==> run a <==
Design cpu, start of the top module:
module cpu (
    input clk, 
    input reset,
    output reg [31:0] iaddr,
    input [31:0] idata,
    output reg [31:0] daddr,
    input [31:0] drdata,
    output reg [31:0] dwdata,
    output reg [3:0] dwe
);
make LEC_CHECK=0 ABC_AREA=1 CAP_MARGIN=0 CELL_PAD_IN_SITES_DETAIL_PLACEMENT=2 CELL_PAD_IN_SITES_GLOBAL_PLACEMENT=1 CORE_ASPECT_RATIO=1.37 CORE_MARGIN=8 CORE_UTILIZATION=40 CTS_CLUSTER_SIZE=34 GPL_ROUTABILITY_DRIVEN=0 GPL_TIMING_DRIVEN=0 HOLD_SLACK_MARGIN=0.12 MAX_ROUTING_LAYER=met4 MIN_ROUTING_LAYER=met2 PLACE_DENSITY=0.6 SETUP_SLACK_MARGIN=2.77 SLEW_MARGIN=15 TNS_END_PERCENT=70 finish   # period 11.0 ns
run.sh (not shown) runs the stock make flow with config.mk's settings and CLKGATE_MAP_FILE=.
==> run b (differences from run a) <==
- ABC_AREA: 1 -> not set
- CAP_MARGIN: 0 -> 20
- CELL_PAD_IN_SITES_DETAIL_PLACEMENT: 2 -> not set
- CELL_PAD_IN_SITES_GLOBAL_PLACEMENT: 1 -> not set
- CORE_ASPECT_RATIO: 1.37 -> not set
- CORE_MARGIN: 8 -> 2
- CORE_UTILIZATION: 40 -> 51
- CTS_CLUSTER_SIZE: 34 -> not set
- GPL_ROUTABILITY_DRIVEN: 0 -> not set
- GPL_TIMING_DRIVEN: 0 -> not set
- HOLD_SLACK_MARGIN: 0.12 -> not set
- MAX_ROUTING_LAYER: met4 -> not set
- MIN_ROUTING_LAYER: met2 -> not set
- PLACE_DENSITY: 0.6 -> not set
- SETUP_SLACK_MARGIN: 2.77 -> 1.03
- SLEW_MARGIN: 15 -> 20
- TNS_END_PERCENT: 70 -> not set
==> flow/constraint.sdc (replaced) <==
create_clock -name core_clock -period 5.87 [get_ports {clk}]
set_input_delay 1.1740 -clock core_clock [delete_from_list [all_inputs] [get_ports {clk}]]
set_output_delay 1.1740 -clock core_clock [all_outputs]
set_load 0.01 [all_outputs]
==> run c (differences from run a) <==
- ABC_AREA: 1 -> not set
- CAP_MARGIN: 0 -> 20
- CELL_PAD_IN_SITES_DETAIL_PLACEMENT: 2 -> not set
- CELL_PAD_IN_SITES_GLOBAL_PLACEMENT: 1 -> not set
- CORE_ASPECT_RATIO: 1.37 -> not set
- CORE_MARGIN: 8 -> 2
- CORE_UTILIZATION: 40 -> 57
- CTS_CLUSTER_SIZE: 34 -> not set
- GPL_ROUTABILITY_DRIVEN: 0 -> not set
- GPL_TIMING_DRIVEN: 0 -> not set
- HOLD_SLACK_MARGIN: 0.12 -> not set
- MIN_ROUTING_LAYER: met2 -> not set
- PLACE_DENSITY: 0.6 -> not set
- SETUP_SLACK_MARGIN: 2.77 -> 1.03
- SLEW_MARGIN: 15 -> 20
- TNS_END_PERCENT: 70 -> 5
==> flow/constraint.sdc (replaced) <==
create_clock -name core_clock -period 5.87 [get_ports {clk}]
set_input_delay 1.1740 -clock core_clock [delete_from_list [all_inputs] [get_ports {clk}]]
set_output_delay 1.1740 -clock core_clock [all_outputs]
set_load 0.01 [all_outputs]
==> summary of the runs <==
- Run a died in global routing (5_1_grt) on GRT-0116. Run c ended with an error in global routing (5_1_grt). Run b ran to the end with violations: setup timing.
- In run c the synthesized cell count is lower than in run a, by 46%.
- Die area: run c < run b < run a.
- Synthesized area is the same in run c and run b.

========
==> violet <==
==> flow/design.v <==
module dummydecoder(
    input [31:0] instr,       
    output reg [5:0] op,      
    output reg [4:0] rs1,     
    output reg [4:0] rs2,     
    output reg [4:0] rd,      
    input  [31:0] r_rv2,      
    output reg [31:0] rv2,    
    output reg we             
);
    always @* begin
        case({instr[14:12], instr[6:0]})
            10'b0000010011 : begin op = 0; rv2 = {{20{instr[31]}},instr[31:20]}; we = 1;end			 
            10'b0100010011 : begin op = 1; rv2 = {{20{instr[31]}},instr[31:20]}; we = 1;end			 
            10'b0110010011 : begin op = 2; rv2 = {{20{instr[31]}},instr[31:20]}; we = 1;end			 
            10'b1000010011 : begin op = 3; rv2 = {{20{instr[31]}},instr[31:20]}; we = 1;end			 
            10'b1100010011 : begin op = 4; rv2 = {{20{instr[31]}},instr[31:20]}; we = 1;end			 
            10'b1110010011 : begin op = 5; rv2 = {{20{instr[31]}},instr[31:20]}; we = 1;end			 
            10'b0010010011 : begin op = 6; rv2 = {{20{instr[31]}},instr[31:20]}; we = 1;end			 
            10'b1010010011 : begin op = instr[30] ? 8 : 7;  rv2 = instr[24:20]; we = 1;end	 
            10'b0000110011 : begin op = instr[30] ? 10 : 9; rv2 = r_rv2; we = 1;end	 
		    10'b0010110011 : begin op = 11; rv2 = r_rv2; we = 1;end			    
		    10'b0100110011 : begin op = 12; rv2 = r_rv2; we = 1;end			    
		    10'b0110110011 : begin op = 13; rv2 = r_rv2; we = 1;end			    
		    10'b1000110011 : begin op = 14; rv2 = r_rv2; we = 1;end			    
            10'b1010110011 : begin op = instr[30] ? 16 : 15; rv2 = r_rv2; we = 1;end	 
		    10'b1100110011 : begin op = 17; rv2 = r_rv2; we = 1;end			    
		    10'b1110110011 : begin op = 18; rv2 = r_rv2; we = 1;end			    
            10'b0000000011 : begin op = 19; rv2 = r_rv2; we = 1;end             
            10'b0010000011 : begin op = 20; rv2 = r_rv2; we = 1;end             
            10'b0100000011 : begin op = 21; rv2 = r_rv2; we = 1;end             
            10'b1000000011 : begin op = 22; rv2 = r_rv2; we = 1;end             
            10'b1010000011 : begin op = 23; rv2 = r_rv2; we = 1;end             
            10'b0000100011 : begin op = 24; rv2 = r_rv2; we = 0;end             
            10'b0010100011 : begin op = 25; rv2 = r_rv2; we = 0;end             
            10'b0100100011 : begin op = 26; rv2 = r_rv2; we = 0;end             
            10'b0001100011 : begin op = 31; rv2 = r_rv2; we = 0;end             
            10'b0011100011 : begin op = 32; rv2 = r_rv2; we = 0;end             
            10'b1001100011 : begin op = 33; rv2 = r_rv2; we = 0;end             
            10'b1011100011 : begin op = 34; rv2 = r_rv2; we = 0;end             
            10'b1101100011 : begin op = 35; rv2 = r_rv2; we = 0;end             
            10'b1111100011 : begin op = 36; rv2 = r_rv2; we = 0;end             
            10'b0001100111 : begin op = 30; rv2 = r_rv2; we = 1;end             
            default:begin
                 case (instr[6:0])
            7'b1101111 : begin op = 29; rv2 = r_rv2; we = 1;end             
            7'b0110111 : begin op = 27; rv2 = r_rv2; we = 1;end             
            7'b0010111 : begin op = 28; rv2 = r_rv2; we = 1;end             
                     default:begin op = 0; we = 0;rv2=r_rv2; end
        endcase
            end
	endcase
     rs1 = instr [19:15];
     rs2 = instr [24:20];
     rd  = instr [11:7];
    end
endmodule
module alu32(
    input [5:0] op,       
    input [31:0] rv1,     
    input [31:0] rv2,     
    output reg [31:0] rvout,   
    input [31:0] drdata,
    output reg [31:0] dwdata,
    output reg [3:0] dwe,
    input [31:0] daddr,
    input [31:0] iaddr,
    input [31:0] instr
);
    always @* begin
        case(op)
            0 : begin rvout = rv1 + rv2; dwe = 0; dwdata = 0; end   
            1 : begin rvout = $signed(rv1) < $signed(rv2); dwe = 0; dwdata = 0;end  
            2 : begin rvout = rv1 < rv2; dwe = 0; dwdata = 0;end  
            3 : begin rvout = rv1 ^ rv2; dwe = 0; dwdata = 0;end  
            4 : begin rvout = rv1 | rv2; dwe = 0; dwdata = 0;end  
            5 : begin rvout = rv1 & rv2; dwe = 0; dwdata = 0;end  
            6 : begin rvout = rv1 << rv2[4:0]; dwe = 0; dwdata = 0;end  
            7 : begin rvout = rv1 >> rv2[4:0]; dwe = 0; dwdata = 0;end  
            8 : begin rvout = $signed(rv1) >>> rv2[4:0]; dwe = 0; dwdata = 0;end  
            9 : begin rvout = rv1 + rv2; dwe = 0; dwdata = 0;end  
            10: begin rvout = rv1 - rv2; dwe = 0; dwdata = 0;end  
            11: begin rvout = rv1 << rv2[4:0]; dwe = 0; dwdata = 0;end  
            12: begin rvout = $signed(rv1) < $signed(rv2); dwe = 0; dwdata = 0;end  
            13: begin rvout = rv1 < rv2; dwe = 0; dwdata = 0;end  
            14: begin rvout = rv1 ^ rv2; dwe = 0; dwdata = 0;end  
            15: begin rvout = rv1 >> rv2[4:0]; dwe = 0; dwdata = 0;end  
            16: begin rvout = $signed(rv1) >>> rv2[4:0]; dwe = 0; dwdata = 0;end  
            17: begin rvout = rv1 | rv2; dwe = 0; dwdata = 0;end  
            18: begin rvout = rv1 & rv2; dwe = 0; dwdata = 0;end  
            19 : begin dwe = 0;dwdata = 0;            
            case (daddr[1:0])
                2'b00: rvout = {{24{drdata[7]}}, drdata[7:0]};    
                2'b01: rvout = {{24{drdata[15]}}, drdata[15:8]};  
                2'b10: rvout = {{24{drdata[23]}}, drdata[23:16]};
                2'b11: rvout = {{24{drdata[31]}}, drdata[31:24]};
                default : rvout = {{24{drdata[7]}}, drdata[7:0]};
            endcase
                end                                                      
            20 : begin  dwe = 0; dwdata = 0;
                case (daddr[1:0])
                    2'b00: rvout = {{16{drdata[15]}}, drdata[15:0]};
                    2'b10: rvout = {{16{drdata[31]}}, drdata[31:16]};
                    default : rvout = {{16{drdata[15]}}, drdata[15:0]};
                endcase
                end                                                      
            21 : begin rvout = drdata; dwe = 0; dwdata = 0; end                          
            22 : begin dwe = 0;dwdata = 0; 
                case (daddr[1:0])
                    2'b00: rvout = {{24{1'b0}}, drdata[7:0]};
                    2'b01: rvout = {{24{1'b0}}, drdata[15:8]};
                    2'b10: rvout = {{24{1'b0}}, drdata[23:16]};
                    2'b11: rvout = {{24{1'b0}}, drdata[31:24]};
                    default : rvout = {{24{1'b0}}, drdata[7:0]};
                endcase
                end                                                      
            23 : begin dwe = 0; dwdata = 0; 
                case (daddr[1:0])
                    2'b00: rvout = {{16{1'b0}}, drdata[15:0]};
                    2'b10: rvout = {{16{1'b0}}, drdata[31:16]};
                    default : rvout = {{16{1'b0}}, drdata[15:0]};
                endcase
                end                                                     
            24 : begin dwdata = {4{rv2[7:0]}}; rvout = 0;
                case(daddr[1:0])
                    2'b00: dwe = 4'b0001;         
                    2'b01: dwe = 4'b0010;         
                    2'b10: dwe = 4'b0100;         
                    2'b11: dwe = 4'b1000;         
                    default : dwe = 4'b0001; 
                endcase 
            end                                                             
            25 : begin dwdata = {2{rv2[15:0]}}; rvout = 0;
                case(daddr[1:0])
                    2'b00: dwe = 4'b0011;        
                    2'b10: dwe = 4'b1100;
                    default : dwe = 4'b0011;
                endcase
            end                                                              
            26 : begin dwdata = rv2; dwe = 4'b1111; rvout = 0; end                      
            27: begin rvout = {instr[31:12],{12{1'b0}}}; dwe = 0; dwdata = 0;end  
            28: begin rvout = iaddr + {instr[31:12],{12{1'b0}}}; dwe = 0; dwdata = 0;end  
            29: begin rvout = iaddr +4; dwe = 0; dwdata = 0;end  
            30: begin rvout = iaddr +4; dwe = 0; dwdata = 0;end  
            31: begin dwe = 0; dwdata = 0; rvout = 0; end       
            32: begin dwe = 0; rvout = 0; dwdata = 0; end  
            33: begin dwe = 0; rvout = 0; dwdata = 0; end  
            34: begin dwe = 0; rvout = 0; dwdata = 0; end  
            35: begin dwe = 0; rvout = 0; dwdata = 0; end  
            36: begin dwe = 0; rvout = 0; dwdata = 0; end  
            default : begin rvout =0; dwe = 0; dwdata = 0; end 
        endcase
    end
endmodule
module regfile(
    input [4:0] rs1,      
    input [4:0] rs2,      
    input [4:0] rd,       
    input we,             
    input [31:0] wdata,   
    output reg [31:0] rv1,    
    output reg [31:0] rv2,    
    input clk,             
    input [5:0] op,
    input [31:0] instr,
    output reg [31:0] daddr,
    input [31:0] iaddr
);
    reg [31:0] memory [0:31];
    always @* begin
        rv1 = (rs1 == 0) ? 32'd0 : memory[rs1];
        rv2 = (rs2 == 0) ? 32'd0 : memory[rs2];
        case(op)
            19,20,21,22,
            23: daddr = rv1 + {{20{instr[31]}},instr[31:20]};
            24,25,
            26: daddr = rv1 + {{ 20{instr[31]}},instr[31:25],instr[11:7]};
            default : daddr = 0;   
        endcase 
    end
    always @(posedge clk) begin   
        if(we == 1 & rd!= 0) begin
            memory[rd] <= wdata;
         end
    end
endmodule
module cpu (
    input clk, 
    input reset,
    output reg [31:0] iaddr,
    input [31:0] idata,
    output reg [31:0] daddr,
    input [31:0] drdata,
    output reg [31:0] dwdata,
    output reg [3:0] dwe
);
    wire [31:0] daddr1, dwdata1;  
    wire [3:0] dwe1;
    wire [5:0] op;
    wire [31:0] rv1, rv2, rvout, r_rv2, wdata;
    wire [4:0] rs1, rs2, rd;
    wire we;
    alu32 u1(
        .op(op),
        .rv1(rv1),            
        .rv2(rv2),
        .rvout(rvout),
        .drdata(drdata),      
        .dwdata(dwdata1),     
        .dwe(dwe1),
        .daddr(daddr1),
        .iaddr(iaddr),
        .instr(idata)
    );
    regfile u2(
        .rs1(rs1),
        .rs2(rs2),
        .rd(rd),
        .we(we),
        .wdata(rvout),
        .rv1(rv1),
        .rv2(r_rv2),
        .clk(clk),
        .op(op),
        .instr(idata),
        .daddr(daddr1)
    );
    dummydecoder u3(
        .instr(idata),
        .op(op),
        .rs1(rs1),
        .rs2(rs2),
        .rd(rd),
        .r_rv2(r_rv2),
        .rv2(rv2),
        .we(we)
    );
    always @* begin
        if (reset) begin
           daddr = 0;
           dwdata = 0;
           dwe = 0;
        end
        else begin
           daddr = daddr1;
           dwdata = dwdata1;
           dwe = dwe1;
        end
    end
    wire [31:0] imm_j = {{12{idata[31]}},idata[19:12],idata[20],idata[30:21],1'b0};
    wire [31:0] imm_b = {{20{idata[31]}},idata[7],idata[30:25],idata[11:8],1'b0};
    wire [31:0] jalr_t = rv1 + {{20{idata[31]}},idata[31:20]};
    reg  [31:0] pc_next;
    always @* begin  
        case(op)
            29 : pc_next = iaddr + imm_j;  
            30 : pc_next = {jalr_t[31:1], 1'b0};  
            31 : pc_next = (rv1 == rv2) ? iaddr + imm_b : iaddr + 4;  
            32 : pc_next = (rv1 != rv2) ? iaddr + imm_b : iaddr + 4;  
            33 : pc_next = ($signed(rv1) < $signed(rv2)) ? iaddr + imm_b : iaddr + 4;  
            34 : pc_next = ($signed(rv1) >= $signed(rv2)) ? iaddr + imm_b : iaddr + 4;  
            35 : pc_next = (rv1 < rv2) ? iaddr + imm_b : iaddr + 4;  
            36 : pc_next = (rv1 >= rv2) ? iaddr + imm_b : iaddr + 4;  
            default : pc_next = iaddr + 4;
        endcase
    end       
    always @(posedge clk) begin  
        if (reset) begin
            iaddr <= 0;
        end else begin
            iaddr <= pc_next;
        end
    end
endmodule
==> flow/run.sh <==
#!/bin/bash
# the make line also repeats each setting of config.mk as NAME=value (left out here)
make -C /OpenROAD-flow-scripts/flow DESIGN_CONFIG=/design/flow/config.mk WORK_HOME=/design/flow/orfs CLKGATE_MAP_FILE= finish
==> flow/config.mk <==
export PLATFORM = sky130hd
export DESIGN_NAME = cpu
export DESIGN_NICKNAME = cpu
export VERILOG_FILES = /design/flow/design.v
export SDC_FILE = /design/flow/constraint.sdc
export NUM_CORES = 4
export LEC_CHECK = 0
export CAP_MARGIN = 20
export CORE_MARGIN = 2
export CORE_UTILIZATION = 56
export PLACE_DENSITY = 0.6
export SLEW_MARGIN = 20
export TNS_END_PERCENT = 5
==> flow/constraint.sdc <==
create_clock -name core_clock -period 5.87 [get_ports {clk}]
set_input_delay 1.1740 -clock core_clock [delete_from_list [all_inputs] [get_ports {clk}]]
set_output_delay 1.1740 -clock core_clock [all_outputs]
set_load 0.01 [all_outputs]
==> maple: changes against violet <==
Settings changed: CELL_PAD_IN_SITES_GLOBAL_PLACEMENT set to 2, CORE_MARGIN 2 to 6, CORE_UTILIZATION 56 to 40, PLACE_DENSITY 0.6 to unset, SLEW_MARGIN 20 to 15, TNS_END_PERCENT 5 to 80.
==> flow/constraint.sdc (replaced) <==
create_clock -name core_clock -period 11.0 [get_ports {clk}]
set_input_delay 2.2000 -clock core_clock [delete_from_list [all_inputs] [get_ports {clk}]]
set_output_delay 2.2000 -clock core_clock [all_outputs]
set_load 0.01 [all_outputs]
==> harbor: changes against violet <==
Settings changed: CORE_UTILIZATION 56 to 72, CTS_CLUSTER_DIAMETER set to 188, CTS_CLUSTER_SIZE set to 99, TNS_END_PERCENT 5 to unset.
==> flow/constraint.sdc (replaced) <==
create_clock -name core_clock -period 6.7 [get_ports {clk}]
set_input_delay 1.3400 -clock core_clock [delete_from_list [all_inputs] [get_ports {clk}]]
set_output_delay 1.3400 -clock core_clock [all_outputs]
set_load 0.01 [all_outputs]
==> results <==
|  | violet | maple | harbor |
|---|---|---|---|
| Total cell area at the placement stage | 82000 um2 | 72700 um2 | - |
| Total instance count after detailed placement | 8190 | 7599 | - |
| Cell row count | 127 | 149 | 112 |
| Fp util | 56.2% | 40.5% | 72.3% |
| Pre-CTS setup slack | -2.35 ns | 0.733 ns | - |
| Clock Tree Root | clkbuf_16 | clkbuf_16 | - |
| Number of buffers added by the clock tree synthesis step | 103 | 112 | - |
| Result of the run | did not finish | timing/DRC/antenna clean | did not finish |
| Stage where the flow stopped | global routing | - | detailed placement |
| Overall die area | 123000 um2 | 178000 um2 | 95800 um2 |
| Largest buffer count on any clock path | 3 | 3 | - |
| HPWL after detailed placement | 242000 um | 218000 um | - |
| Die boundary height | 350 um | 422 um | 309 um |
| Routability congestion estimate | 1.11 | 0.981 | 1.22 |
| Core area | 119000 um2 | 166000 um2 | 92900 um2 |
| Total number of H-tree levels | 3 | 3 | - |
| Quantity of gates resized following cts | 634 | 0 | - |
| Sink Count | 1055 | 1055 | - |
| Post CTS Setup Buffer Count | 153 | 0 | - |
| Horizontal die dimension | 350 um | 422 um | 309 um |
| Cell count after synthesis | 5329 | 5329 | 5329 |
| Number of buffers inserted by hold repair at cts | 0 | 0 | - |
